==> inputs of 12-14 <==
## vga
module vga(clk, rst, reset, btnL, btnR, btnD, vga_h_sync, vga_v_sync, vga_R, vga_G, vga_B);
export LEC_CHECK = 0
export ABC_AREA = 1
export CAP_MARGIN = 5
export CORE_MARGIN = 2
export CORE_UTILIZATION = 70
export PLACE_DENSITY = 0.64
export SLEW_MARGIN = 20
create_clock -name core_clock -period 5.91 [get_ports {clk}]
run.sh (not shown) runs the stock make flow with config.mk's settings and CLKGATE_MAP_FILE=.
==> inputs of 10-19, as changes to 12-14 <==
==> flow/config.mk (replaced) <==
export PLATFORM = sky130hd
export DESIGN_NAME = vga
export DESIGN_NICKNAME = vga
export VERILOG_FILES = /design/flow/design.v
export SDC_FILE = /design/flow/constraint.sdc
export NUM_CORES = 4
export LEC_CHECK = 0
export CAP_MARGIN = 20
export CORE_MARGIN = 2
export CORE_UTILIZATION = 40
export SLEW_MARGIN = 20
==> flow/constraint.sdc (replaced) <==
create_clock -name core_clock -period 9.52 [get_ports {clk}]
set_input_delay 1.9040 -clock core_clock [delete_from_list [all_inputs] [get_ports {clk}]]
set_output_delay 1.9040 -clock core_clock [all_outputs]
set_load 0.01 [all_outputs]
==> results <==
- 10-19 finished clean. 12-14 finished but fails on negative setup slack.
- In 10-19 the routed wire length is lower than in 12-14, by about 14%.
- Of 12-14 and 10-19, 10-19 has the higher area after synthesis (gap about 3%, measured against 10-19).
- Between 10-19 and 12-14, the lower first-iteration DRC count is in 10-19 (gap about 50%, measured against 12-14).
- In 10-19 the register-to-register slack is higher than in 12-14, by 2000 ps.
- Final area: 10-19 is smaller than 12-14 (2.1%).
- Of 12-14 and 10-19, 12-14 has the higher clock power (gap 50%, measured against 10-19).
==> figures <==
| metric | 10-19 | 12-14 |
|---|---|---|
| Status | no timing/DRC/antenna violations | complete, but fails checks |
| Reasons for failing layout checks | - | negative setup slack |
| Drt first pass iters | 5 | 13 |
| Number of CTS-inserted buffers | 24 | 25 |
| Switching share of power | 21.4% | 22.9% |
| Post-CTS Resized | 0 | 25 |
| Final Hold Slack | 444 ps | 443 ps |
| Non-clock buffer contribution to total cell area | 1.73% | 6.49% |
| Compound Share, Synth | 21.2% | 22.2% |
| Met2 layer usage reported by global route | 38.0% | 74.9% |
| Largest net degree at the start of global routing | 108 | 123 |
| Final area over synthesized area | 1.072x | 1.127x |
| Global-route wire length before repair | 115 mm | 126 mm |
| Cell Count Post-Placement | 3458 | 4158 |
| Measured slew at the worst slew-check pin | 1080 ps | 1150 ps |

========
==> branch maple <==
==> flow/design.v <==
`timescale 1ns / 1ps
module clock(clk, reset, freq, clk_en);
	input clk;
	input reset;
	input [31:0] freq;
	output clk_en;
	reg clk_temp;
	reg [26:0] counter;
	wire [26:0]	cycles;
	assign clk_en = clk_temp;
	assign cycles = (100000000 / freq) - 1;
	always @ (posedge clk) begin
		if (reset) begin
			counter <= 0;
			clk_temp <= 0;
		end
		else begin
		counter <= counter + 1;
		if (counter == cycles) begin
			clk_temp <= 1;
			counter <= 0;
		end
		else
			clk_temp <= 0;
		end
	end
endmodule
`timescale 1ns / 1ps
module hvsync_generator(clk, reset, en, vga_h_sync, vga_v_sync, inDisplayArea, CounterX, CounterY);
input clk;
input reset;
input en;
output vga_h_sync, vga_v_sync;
output reg inDisplayArea;
output [9:0] CounterX;
output [9:0] CounterY;
reg [9:0] CountX;
reg [9:0] CountY;
assign CounterX = PixelX;
assign CounterY = PixelY;
reg [9:0] PixelX;
reg [9:0] PixelY;
parameter CountXmaxed = 799;  
parameter CountYmaxed = 524;  
parameter hpulse = 96; 	 
parameter vpulse = 2; 	 
parameter hbp = 144; 	 
parameter hfp = 784; 	 
parameter vbp = 35; 		 
parameter vfp = 515; 	 
always @(posedge clk)
	if (reset) begin
		CountX <= 0;
		CountY <= 0;
	end
	else if (en)
	if(CountX < CountXmaxed)
		CountX <= CountX + 1;
	else 	
	begin
		CountX <= 0;
		if (CountY < CountYmaxed)
			CountY <= CountY + 1;
		else
			CountY <= 0;
	end
assign vga_h_sync = (CountX < hpulse) ? 0:1;
assign vga_v_sync = (CountY < vpulse) ? 0:1;
always @(posedge clk)
	if (reset) begin
		inDisplayArea <= 0;
		PixelX <= 0;
		PixelY <= 0;
	end
	else if (en)
	if(CountX >= hbp && CountX < hfp && CountY >= vbp && CountY < vfp) begin
		inDisplayArea <= 1;
		PixelX <= CountX - hbp;
		PixelY <= CountY - vbp;
	end
	else begin
		inDisplayArea <= 0;
		PixelX <= 0;
		PixelY <= 0;
	end
endmodule
`timescale 1ns / 1ps
module pieces(encoding, PixelX, PixelY, display);
	input [41:0] encoding;
	input [9:0] PixelX;
	input [9:0] PixelY;
	output display;
	reg [5:0] coordinate;
	always @* begin
		coordinate <= ((PixelX-145) / 50) + 7 * ((PixelY-90) / 50);
	end
	assign display = encoding[coordinate];
endmodule
`timescale 1ns / 1ps
module finish(encoding, pos, done);
	input [41:0] encoding;
	input [5:0] pos;
	output reg done;
	always @* begin
		if (encoding[pos+1] && encoding[pos+2] && encoding[pos+3] && (pos%7 < 4))
			done <= 1;
		else if (encoding[pos-1] && encoding[pos+1] && encoding[pos+2] && (pos%7 < 5) && (pos%7 > 0))
			done <= 1;
		else if (encoding[pos-2] && encoding[pos-1] && encoding[pos+1] && (pos%7 < 6) && (pos%7 > 1))
			done <= 1;
		else if (encoding[pos-3] && encoding[pos-2] && encoding[pos-1] && (pos%7 > 2))
			done <= 1;
		else if (encoding[pos+7] && encoding[pos+14] && encoding[pos+21] && (pos < 21))
			done <= 1;
		else if (encoding[pos+8] && encoding[pos+16] && encoding[pos+24] && (pos%7 < 4) && (pos < 21))
			done <= 1;
		else if (encoding[pos-8] && encoding[pos+8] && encoding[pos+16] && (pos%7 < 5) && (pos%7 > 0) && (pos < 28) && (pos > 6))
			done <= 1;
		else if (encoding[pos-16] && encoding[pos-8] && encoding[pos+8] && (pos%7 < 6) && (pos%7 > 1) && (pos < 35) && (pos > 13))
			done <= 1;
		else if (encoding[pos-24] && encoding[pos-16] && encoding[pos-8] && (pos%7 > 2) && (pos > 20))
			done <= 1;
		else if (encoding[pos+6] && encoding[pos+12] && encoding[pos+18] && (pos%7 > 2) && (pos < 21))
			done <= 1;
		else if (encoding[pos-6] && encoding[pos+6] && encoding[pos+12] && (pos%7 > 1) && (pos%7 < 6) && (pos < 28) && (pos > 6))
			done <= 1;
		else if (encoding[pos-12] && encoding[pos-6] && encoding[pos+6] && (pos%7 > 0) && (pos%7 < 5) && (pos < 35) && (pos > 13))
			done <= 1;
		else if (encoding[pos-18] && encoding[pos-12] && encoding[pos-6] && (pos%7 < 4) && (pos > 20))
			done <= 1;
		else 
			done <= 0;
	end
endmodule
`timescale 1ns / 1ps
module vga(clk, rst, reset, btnL, btnR, btnD, vga_h_sync, vga_v_sync, vga_R, vga_G, vga_B);
	input clk, rst, reset, btnL, btnR, btnD;
	output vga_h_sync, vga_v_sync;
	output [2:0] vga_R;
	output [2:0] vga_G;
	output [1:0] vga_B;
	wire inDisplayArea;
	wire [9:0] PixelX;
	wire [9:0] PixelY;
	wire clk_px;
	wire rDisplay, yDisplay, rFinish, yFinish;
	clock clkpx (.clk(clk), .reset(rst), .freq(25000000), .clk_en(clk_px));
	hvsync_generator syncgen(.clk(clk), .reset(rst), .en(clk_px), .vga_h_sync(vga_h_sync), .vga_v_sync(vga_v_sync), 
	.inDisplayArea(inDisplayArea), .CounterX(PixelX), .CounterY(PixelY));
	reg [41:0] red;
	reg [41:0] ylw;
	reg [3:0] col;
	reg [2:0] columnA;
	reg [2:0] columnB;
	reg [2:0] columnC;
	reg [2:0] columnD;
	reg [2:0] columnE;
	reg [2:0] columnF;
	reg [2:0] columnG;
	reg player;
	reg [5:0] coordinate;
	reg [5:0] prev_coordinate;
	reg [2:0] height;
	reg winner;
	reg rw;
	reg yw;
	pieces redpieces (.encoding(red_q), .PixelX(PixelX), .PixelY(PixelY), .display(rDisplay));
	pieces ylwpieces (.encoding(ylw_q), .PixelX(PixelX), .PixelY(PixelY), .display(yDisplay));
	finish rwins (.encoding(red_q), .pos(coordinate_q), .done(rFinish));
	finish ywins (.encoding(ylw_q), .pos(coordinate_q), .done(yFinish));
	reg [2:0] vga_R;
	reg [2:0] vga_G;
	reg [1:0] vga_B;
	always @(posedge clk) begin
		if (rst) begin
			vga_R = 3'b000;
			vga_G = 3'b000;
			vga_B = 2'b00;
		end
		else if(inDisplayArea) begin
			if (PixelX > 145 && PixelX < 495 && PixelY > 40 && PixelY < 90 &&
				(PixelX - 145 > col_q * 50) && (PixelX - 145 < (col_q+1) * 50)) begin
				if (player_q) begin
					vga_R = 3'b111;
					vga_G = 3'b000;
					vga_B = 2'b00;
				end
				else begin
					vga_R = 3'b111;
					vga_G = 3'b111;
					vga_B = 2'b00;
				end
			end
			else if (PixelX >= 145 && PixelX <= 495 && PixelY >= 90 && PixelY <= 390) begin
				if ((PixelX-45) % 50 == 0 || (PixelY-40) %50 == 0) begin
					vga_R = 3'b000;
					vga_G = 3'b000;
					vga_B = 2'b00;
				end
				else if (rDisplay) begin
					vga_R = 3'b111;
					vga_G = 3'b000;
					vga_B = 2'b00;
				end
				else if (yDisplay) begin
					vga_R = 3'b111;
					vga_G = 3'b111;
					vga_B = 2'b00;
				end
				else begin
					vga_R = 3'b000;
					vga_G = 3'b111;
					vga_B = 2'b11;
				end
			end
			else begin
				if (PixelX > 545 && PixelX < 595 && PixelY > 340 && PixelY < 390)
					if (rw_q) begin
						vga_R = 3'b111;
						vga_G = 3'b000;
						vga_B = 2'b00;
					end
					else if (yw_q) begin
						vga_R = 3'b111;
						vga_G = 3'b111;
						vga_B = 2'b00;
					end
					else begin
						vga_R = 3'b000;
						vga_G = 3'b111;
						vga_B = 2'b00;
					end
				else begin
					vga_R = 3'b111;
					vga_G = 3'b111;
					vga_B = 2'b11;
				end
			end
		end
		else begin
			vga_R = 3'b000;
			vga_G = 3'b000;
			vga_B = 2'b00;
		end
	end
	localparam DIV_BITS = 6;
	wire [DIV_BITS:0] clk_dv_inc;
	reg [DIV_BITS-1:0]  clk_dv;
   reg         clk_en;
   reg         clk_en_d;
   assign clk_dv_inc = clk_dv + 1;
   always @ (posedge clk) begin
		if (rst) begin
			clk_dv   <= 0;
			clk_en   <= 0;
			clk_en_d <= 0;
		end
		else begin
			clk_dv   <= clk_dv_inc[DIV_BITS-1:0];
			clk_en   <= clk_dv_inc[DIV_BITS];
			clk_en_d <= clk_en;
		end
	end
	reg [3:0]   step_reset;
	reg [3:0]	step_left;
	reg [3:0]	step_right;
	reg [3:0]	step_down;
   always @ (posedge clk)
		if (rst)
		begin
			step_reset <= 4'b0;
			step_left  <= 4'b0;
			step_right <= 4'b0;
			step_down  <= 4'b0;
		end
		else if (clk_en)
		begin
			step_reset[3:0]  <= {reset, step_reset[3:1]};
			step_left[3:0]  <= {btnL, step_left[3:1]};
			step_right[3:0]  <= {btnR, step_right[3:1]};
			step_down[3:0]  <= {btnD, step_down[3:1]};
		end
	reg [41:0] red_q;
	reg [41:0] ylw_q;
	reg [3:0] col_q;
	reg player_q;
	reg [5:0] coordinate_q;
	reg rw_q;
	reg yw_q;
	always @ (posedge clk) begin
		red = red_q;
		ylw = ylw_q;
		col = col_q;
		player = player_q;
		coordinate = coordinate_q;
		rw = rw_q;
		yw = yw_q;
		if (rst) begin
			red = 42'b0000111_0000000_0000000_0000000_0000000_0000000;
			ylw = 42'b0000000_0000111_0000000_0000000_0000000_0000000;
			col = 3;
			columnA = 2;
			columnB = 2;
			columnC = 2;
			columnD = 0;
			columnE = 0;
			columnF = 0;
			columnG = 0;
			player = 1;
			winner = 0;
			coordinate = 0;
			rw = 0;
			yw = 0;
		end
		else if(~step_reset[0] & step_reset[1] & step_reset[2] & clk_en_d) begin
			red = 42'b0;
			ylw = 42'b0;
			col = 3;
			columnA = 0;
			columnB = 0;
			columnC = 0;
			columnD = 0;
			columnE = 0;
			columnF = 0;
			columnG = 0;
			player = 1;
			winner = 0;
			coordinate = 0;
			rw = 0;
			yw = 0;
		end
		else if(~step_left[0] & step_left[1] & step_left[2] & clk_en_d) begin
			if (col == 0)
				col = 0;
			else
				col = col - 1;
		end
		else if(~step_right[0] & step_right[1] & step_right[2] & clk_en_d) begin
			if (col == 6)
				col = 6;
			else
				col = col + 1;
		end
		else if(~step_down[0] & step_down[1] & step_down[2] & clk_en_d) begin
			case (col)
				0 : height = columnA;
				1 : height = columnB;
				2 : height = columnC;
				3 : height = columnD;
				4 : height = columnE;
				5 : height = columnF;
				6 : height = columnG;
				default : height = 0;
			endcase
			if (height == 6)
				;
			else begin
				coordinate = col + 7*(5-height);
				if (player) begin
					red[coordinate] = 1;
				end
				else begin
					ylw[coordinate] = 1;
				end
				player = ~player;
				case (col)
					0 : columnA = height + 1;
					1 : columnB = height + 1;
					2 : columnC = height + 1;
					3 : columnD = height + 1;
					4 : columnE = height + 1;
					5 : columnF = height + 1;
					6 : columnG = height + 1;
					default : ;
				endcase
			end
			if (~winner) 
				if(rFinish && player) begin
					rw = 1;
					winner =1;
				end
				else if (yFinish && ~player) begin
					yw = 1;
					winner =1;
				end
		end
		red_q <= red;
		ylw_q <= ylw;
		col_q <= col;
		player_q <= player;
		coordinate_q <= coordinate;
		rw_q <= rw;
		yw_q <= yw;
	end
endmodule
==> flow/run.sh <==
#!/bin/bash
# the make line also repeats each setting of config.mk as NAME=value (left out here)
make -C /OpenROAD-flow-scripts/flow DESIGN_CONFIG=/design/flow/config.mk WORK_HOME=/design/flow/orfs CLKGATE_MAP_FILE= finish
==> flow/config.mk <==
export PLATFORM = sky130hd
export DESIGN_NAME = vga
export DESIGN_NICKNAME = vga
export VERILOG_FILES = /design/flow/design.v
export SDC_FILE = /design/flow/constraint.sdc
export NUM_CORES = 4
export LEC_CHECK = 0
export ABC_AREA = 1
export CAP_MARGIN = 0
export CORE_MARGIN = 2
export CORE_UTILIZATION = 72
export SETUP_SLACK_MARGIN = -0.38
export SLEW_MARGIN = 20
==> flow/constraint.sdc <==
create_clock -name core_clock -period 5.68 [get_ports {clk}]
set_input_delay 1.1360 -clock core_clock [delete_from_list [all_inputs] [get_ports {clk}]]
set_output_delay 1.1360 -clock core_clock [all_outputs]
set_load 0.01 [all_outputs]
==> branch nickel: changes against branch maple <==
Settings changed: ABC_AREA 1 to default, CAP_MARGIN 0 to 20, CORE_UTILIZATION 72 to 21, SETUP_SLACK_MARGIN -0.38 to default.
==> flow/constraint.sdc (replaced) <==
create_clock -name core_clock -period 10.9 [get_ports {clk}]
set_input_delay 2.1800 -clock core_clock [delete_from_list [all_inputs] [get_ports {clk}]]
set_output_delay 2.1800 -clock core_clock [all_outputs]
set_load 0.01 [all_outputs]
==> branch quartz: changes against branch maple <==
Settings changed: ABC_AREA 1 to 0, CAP_MARGIN 0 to 20, CELL_PAD_IN_SITES_GLOBAL_PLACEMENT from default to 1, CORE_ASPECT_RATIO from default to 1.37, CORE_UTILIZATION 72 to 29, CTS_CLUSTER_DIAMETER from default to 297, CTS_CLUSTER_SIZE from default to 17, GPL_ROUTABILITY_DRIVEN from default to 1, GPL_TIMING_DRIVEN from default to 0, MAX_ROUTING_LAYER from default to met4, MIN_ROUTING_LAYER from default to met1, SETUP_SLACK_MARGIN -0.38 to 3.26, SLEW_MARGIN 20 to 5, TNS_END_PERCENT from default to 20.
==> flow/constraint.sdc (replaced) <==
create_clock -name core_clock -period 12.4 [get_ports {clk}]
set_input_delay 2.4800 -clock core_clock [delete_from_list [all_inputs] [get_ports {clk}]]
set_output_delay 2.4800 -clock core_clock [all_outputs]
set_load 0.01 [all_outputs]
==> deck_impl_summary.md <==
Run Summary

Finish
  • Fill cells: 11,910
  • Clock-cell share of area: 3.332%
  • Logic area: 17,750 um2
  • Non-clk buf share: 1.427%

Yosys
  • Adder Share, Synth: 8.558%
  • Synth Seq Share: 18.61%
  • Main logic family: AND-OR/OR-AND gates

Worst setup path
  • Crit path max-delay family: AND-OR/OR-AND gates
  • Reg2Reg Setup Slack: 1.38 ns

Final timing
  • FMAX: 0.1051 GHz

Global routing
  • Vias in the first global route: 19,720
  • Largest net degree at the start of global routing: 92

Power and ir drop
  • Clk network pwr share: 51.6%

Routing
  • Top Layer Used: met4
  • Drt first-iter violations: 2,287
  • WL met3: 4970 um

Outcome
  • Status: no timing/DRC/antenna violations

Placement
  • I/O Buffers: 15
(the above is from branch nickel)
==> deck_impl_summary.md <==
Run Summary

Outcome
  • Status: no timing/DRC/antenna violations

Routing
  • Routed vias: 22,360
  • WL met3: 3835 um
  • Top Layer Used: met4
  • # DRC: 0
  • Drt first-iter violations: 1,603

Global routing
  • Largest net degree at the start of global routing: 18
  • Vias in the first global route: 21,930

Worst setup path
  • Crit path max-delay family: AND-OR/OR-AND gates
  • Worst R2R Start: syncgen.PixelY[2]
  • Reg2Reg Setup Slack: 3.75 ns

CTS
  • CTS clk-pin slew, worst paths: 0.08 ns

Finish
  • Inverter count: 100
  • Non-clk bufs: 208
  • Fill cells: 8,434
  • Non-clk buf share: 4.204%
  • Clock-cell share of area: 1.710%

Yosys
  • Adder Share, Synth: 8.558%
  • Synth Seq Share: 18.61%
  • Main logic family: AND-OR/OR-AND gates

Power and ir drop
  • Clk network pwr share: 41.1%
(the above is from branch quartz)
==> deck_impl_summary.md <==
Run Summary

Outcome
  • Status: complete, but fails checks
  • SO Faults: setup timing

Worst setup path
  • Reg2Reg Setup Slack: -1.95 ns

Finish
  • Logic area: 16,110 um2
  • Fill cells: 2,085
  • Clock-cell share of area: 3.353%
  • Non-clk buf share: 7.177%

Final timing
  • Final Setup Violations: 3
  • FMAX: 0.1311 GHz
  • Setup ws final: -1.949 ns

Yosys
  • Main logic family: simple AND/OR/NAND/NOR gates
  • Synth Seq Share: 19.17%
  • Adder Share, Synth: 8.591%

Placement
  • I/O Buffers: 15

Routing
  • WL met3: 11,580 um

Global routing
  • Vias in the first global route: 25,190
(the above is from branch maple)
No activity file was given, so power comes from the tool's default toggle rates.
